==> flow/design.v <==
module mult(y,a,b);  
	output logic [15:0] y;
	input  logic [7:0] a,b;
	logic [15:0] y_tmp;
	logic [7:0]  a_tmp;
	logic [7:0]  b_tmp;
	logic [14:0] c1;
	logic [10:0] c2;            
	logic [14:0] out1;
	logic [12:0] out2;
	logic [10:0] out3;
	logic [8:0]  out4;
	logic [14:0] m_temp0;
	logic [13:0] m_temp1;
	logic [12:0] m_temp2;
	logic [11:0] m_temp3;
	logic [10:0] m_temp4;
	logic [9:0]  m_temp5;
	logic [8:0]  m_temp6;
	logic [7:0]  m_temp7;
	always_comb
		begin
			if(a[7])
				begin
					a_tmp = ~a+1'b1;
					if(b[7])
						begin
							b_tmp = ~b+1'b1;
							y = y_tmp ;
						end
					else
						begin
							b_tmp = b;
							y = ~y_tmp+1'b1;
						end
				end
			else
				begin
					a_tmp = a;
					if(b[7])
						begin
							b_tmp = ~b+1'b1;
							y = ~y_tmp+1'b1;
						end
					else
						begin
							b_tmp = b;
							y = y_tmp;
						end
				end
		end
	always_comb
		begin
			out1 = m_temp0 + m_temp1;
			out2 = m_temp2 + m_temp3;
			out3 = m_temp4 + m_temp5;
			out4 = m_temp6 + m_temp7;
			c1   = out1    + out2;
			c2   = out3    + out4;
			y_tmp= c1      + c2;
		end
	always_comb
		begin		
			m_temp0[14:7] = b_tmp[7]?a_tmp:8'b00000000;
			m_temp0[6:0]  = 7'b0000000;
			m_temp1[13:6] = b_tmp[6]?a_tmp:8'b00000000;
			m_temp1[5:0]  = 6'b000000;
			m_temp2[12:5] = b_tmp[5]?a_tmp:8'b00000000;
			m_temp2[4:0]  = 5'b00000;
			m_temp3[11:4] = b_tmp[4]?a_tmp:8'b00000000;
			m_temp3[3:0]  = 4'b0000;
			m_temp4[10:3] = b_tmp[3]?a_tmp:8'b00000000;
			m_temp4[2:0]  = 3'b000;
			m_temp5[9:2]  = b_tmp[2]?a_tmp:8'b00000000;
			m_temp5[1:0]  = 2'b00;
			m_temp6[8:1]  = b_tmp[1]?a_tmp:8'b00000000;
			m_temp6[0]    = 1'b0;
			m_temp7       = b_tmp[0]?a_tmp:8'b00000000;
		end
endmodule
	module cnm(rep,imp,rea,ima,req,imq);  
	output logic signed[15:0] rep, imp;
	input  logic signed[7:0] rea, req, ima, imq;
	logic signed[15:0] y0,y1,y2,y3;
	mult reaXreq (.y(y0), .a(rea), .b(req));
	mult imaXimq (.y(y1), .a(ima), .b(imq));
	mult reaXimq (.y(y2), .a(rea), .b(imq));
	mult imaXreq (.y(y3), .a(ima), .b(req));
	always_comb
		begin
			rep = y0-y1;
			imp = y2+y3;
		end
endmodule
module cnm_top (
    input  logic               clk,
    input  logic               rst,
    input  logic               in_valid,
    input  logic signed [7:0]  rea,
    input  logic signed [7:0]  ima,
    input  logic signed [7:0]  req,
    input  logic signed [7:0]  imq,
    output logic               out_valid,
    output logic signed [15:0] rep,
    output logic signed [15:0] imp
);
    logic signed [7:0]  rea_r, ima_r, req_r, imq_r;
    logic               valid_r;
    logic signed [15:0] rep_c, imp_c;
    cnm cnm (.rep(rep_c), .imp(imp_c), .rea(rea_r), .ima(ima_r), .req(req_r), .imq(imq_r));
    always_ff @(posedge clk) begin
        rea_r <= rea;
        ima_r <= ima;
        req_r <= req;
        imq_r <= imq;
        rep   <= rep_c;
        imp   <= imp_c;
        if (rst) begin
            valid_r   <= 1'b0;
            out_valid <= 1'b0;
        end else begin
            valid_r   <= in_valid;
            out_valid <= valid_r;
        end
    end
endmodule
Settings: LEC_CHECK=0, CAP_MARGIN=20, CORE_MARGIN=2, CORE_UTILIZATION=72, CTS_CLUSTER_DIAMETER=354, CTS_CLUSTER_SIZE=27, MAX_ROUTING_LAYER=met4, PLACE_DENSITY_LB_ADDON=0.21, SETUP_SLACK_MARGIN=0.51, SLEW_MARGIN=20; clock period 2.11 ns.
run.sh (not shown) runs the stock make flow with config.mk's settings and CLKGATE_MAP_FILE=.
The starting point never finished: it broke off in 3_5_place_dp, error DPL-0038.
==> next run, changes <==
CORE_UTILIZATION = 45   (was 72)
CTS_CLUSTER_DIAMETER = unset   (was 354)
CTS_CLUSTER_SIZE = unset   (was 27)
MAX_ROUTING_LAYER = unset   (was met4)
PLACE_DENSITY_LB_ADDON = unset   (was 0.21)
SETUP_SLACK_MARGIN = unset   (was 0.51)
clock period = 6.85 ns   (was 2.11 ns; I/O delays follow)
Result: This time the run went through all stages and came out clean. Die size grows by about 60%. Area after synthesis stays the same. Synthesized cell count stays the same.

// cnm_top: RTL as listed in full above, without the edits since
export LEC_CHECK = 0
export ABC_AREA = 1
export CAP_MARGIN = 0
export CELL_PAD_IN_SITES_DETAIL_PLACEMENT = 0
export CORE_MARGIN = 5
export CORE_UTILIZATION = 41
export CTS_CLUSTER_DIAMETER = 170
export CTS_CLUSTER_SIZE = 99
export GPL_TIMING_DRIVEN = 1
export PLACE_DENSITY_LB_ADDON = 0.01
export SLEW_MARGIN = 40
export TNS_END_PERCENT = 20
create_clock -name core_clock -period 4.54 [get_ports {clk}]
The baseline ran to the end with violations: setup timing.
Edit:
Settings changed: ABC_AREA 1 to default, CAP_MARGIN 0 to 5, CELL_PAD_IN_SITES_DETAIL_PLACEMENT 0 to 1, CORE_MARGIN 5 to 7, CORE_UTILIZATION 41 to 68, CTS_CLUSTER_DIAMETER 170 to default, CTS_CLUSTER_SIZE 99 to 17, GPL_ROUTABILITY_DRIVEN from default to 0, MAX_ROUTING_LAYER from default to met4, MIN_ROUTING_LAYER from default to met2, PLACE_DENSITY_LB_ADDON 0.01 to 0.3, TNS_END_PERCENT 20 to 35.
Now the flow did not get past detailed placement, error DPL-0033.
Synthesized area shrinks by 8.3%.
Synthesized cell count decreases by 24%.
Die size goes down by 40%.
Edit:
Settings changed: ABC_AREA from default to 1, CAP_MARGIN 5 to 0, CELL_PAD_IN_SITES_DETAIL_PLACEMENT 1 to 0, CORE_ASPECT_RATIO from default to 0.5, CORE_MARGIN 7 to 5, CORE_UTILIZATION 68 to 41, CTS_CLUSTER_DIAMETER from default to 170, CTS_CLUSTER_SIZE 17 to 99, GPL_ROUTABILITY_DRIVEN 0 to default, MAX_ROUTING_LAYER met4 to default, MIN_ROUTING_LAYER met2 to default, PLACE_DENSITY_LB_ADDON 0.3 to 0.01, TNS_END_PERCENT 35 to 20.
What happened: The changed run reached the layout checks and failed them: setup timing. Die area grows by about 70%. Area after synthesis climbs by 9.1%. Synthesized cell count increases by 32%.
Edit:
Settings changed: CAP_MARGIN 0 to 40, CORE_ASPECT_RATIO 0.5 to default, CORE_MARGIN 5 to 2, CORE_UTILIZATION 41 to 70, CTS_CLUSTER_DIAMETER 170 to 231, CTS_CLUSTER_SIZE 99 to 15, PLACE_DENSITY_LB_ADDON 0.01 to default, SETUP_SLACK_MARGIN from default to -0.07.
Clock period 4.54 ns to 1.47 ns, I/O delays scaled along.
After rerunning: With this change the flow did not get past clock tree synthesis. Synthesized cell count does not change. Die area drops by 45%. Area after synthesis does not change.

// cnm_top: RTL as listed in full above, without the edits since
clock: 7.62 ns
lec_check: 0
cap_margin: 25
cell_pad_in_sites_detail_placement: 1
core_aspect_ratio: 0.81
core_margin: 2
core_utilization: 35
cts_cluster_size: 17
min_routing_layer: met2
place_density_lb_addon: 0.11
slew_margin: 10
Change:
Settings changed: CAP_MARGIN 25 to 20, CELL_PAD_IN_SITES_DETAIL_PLACEMENT 1 to default, CORE_ASPECT_RATIO 0.81 to default, CORE_UTILIZATION 35 to 40, CTS_CLUSTER_SIZE 17 to 20, MIN_ROUTING_LAYER met2 to default, PLACE_DENSITY_LB_ADDON 0.11 to default, SLEW_MARGIN 10 to 35, TNS_END_PERCENT from default to 80.
Clock period 7.62 ns to 7.0 ns, I/O delays scaled along.
What happened: Worst setup slack gets worse by 0.055 ns; worst hold slack barely changes; first-iteration DRC count went down by about 60%; core utilization went up by 8.8 points; design area went up by about 5%; clock-buffer cell count went up by 1; cell count went down by about 1.5%; synthesized area stays the same; routed wire length went down by about 16%.

lane 1:
RTL: the design.v shown in full above, as it stands there.
Settings: LEC_CHECK=0, ABC_AREA=1, CAP_MARGIN=35, CELL_PAD_IN_SITES_DETAIL_PLACEMENT=1, CELL_PAD_IN_SITES_GLOBAL_PLACEMENT=1, CORE_MARGIN=2, CORE_UTILIZATION=17, CTS_CLUSTER_DIAMETER=181, CTS_CLUSTER_SIZE=31, GPL_TIMING_DRIVEN=0, HOLD_SLACK_MARGIN=0.02, MAX_ROUTING_LAYER=met4, PLACE_DENSITY_LB_ADDON=0.16, SLEW_MARGIN=35, TNS_END_PERCENT=80; clock period 6.23 ns.
Every stage of lane 1 finished as expected; the final checks, on the other hand, flagged setup timing, which means the layout fails.
Modified inputs, lane 2 compared to lane 1
Settings: removing HOLD_SLACK_MARGIN (formerly 0.02); removing GPL_TIMING_DRIVEN (formerly 0); removing CELL_PAD_IN_SITES_DETAIL_PLACEMENT (formerly 1); changing CAP_MARGIN from 35 to 20; changing CTS_CLUSTER_DIAMETER from 181 to 41; changing CORE_UTILIZATION from 17 to 66; removing PLACE_DENSITY_LB_ADDON (formerly 0.16); removing MAX_ROUTING_LAYER (formerly met4); changing CTS_CLUSTER_SIZE from 31 to 71; removing CELL_PAD_IN_SITES_GLOBAL_PLACEMENT (formerly 1); changing SLEW_MARGIN from 35 to 20; removing TNS_END_PERCENT (formerly 80); changing the clock period (ns, I/O delays scaled along) from 6.23 to 6.54.
Results
- [lane 2 vs lane 1] total die size: lower in lane 2
- Lane 2 vs. lane 1: via count of the first global-routing pass fell 13%, wire length reported by the detailed router decreased by 14 mm relative to the old numbers.
- Lane 2: flow completed, timing, DRC and antenna clean
- Comparing lane 1 and lane 2, the lower non-clock buffer instance count of the final layout is on lane 2.
- Row combined area of the multi-input logic cells: lane 2 lower / lane 1 higher
- Count of placed standard cells in the final layout, fillers left out: lane 2 vs lane 1 down 834
Edits applied to the flow inputs when going from lane 2 to lane 3:
Settings: PLACE_DENSITY_LB_ADDON now 0.26, previously not set; SETUP_SLACK_MARGIN now 1.89, previously not set; CORE_UTILIZATION now 72, was 66.
Results
Die extent in x (lane 3 over lane 2): decrease, 4.1%. Comparing lane 2 and lane 3, the lower worst setup timing slack at the placement stage is on lane 2. Setup fix buffers added after clock tree synthesis in lane 3 vs lane 2: up 97. Lane 3 never completed, since it errored out during global routing (5_1_grt). Compared lane 2 against lane 3; tally of unique sky130hd cells used after synthesis within noise. Die size, lane 3 vs lane 2: down by a little under 10%. In lane 3 relative to lane 2, number of rows in the core area had gone down by a few percent. Count of instances resized after the clock tree is built grows by more than 100% when moving from lane 2 to lane 3.
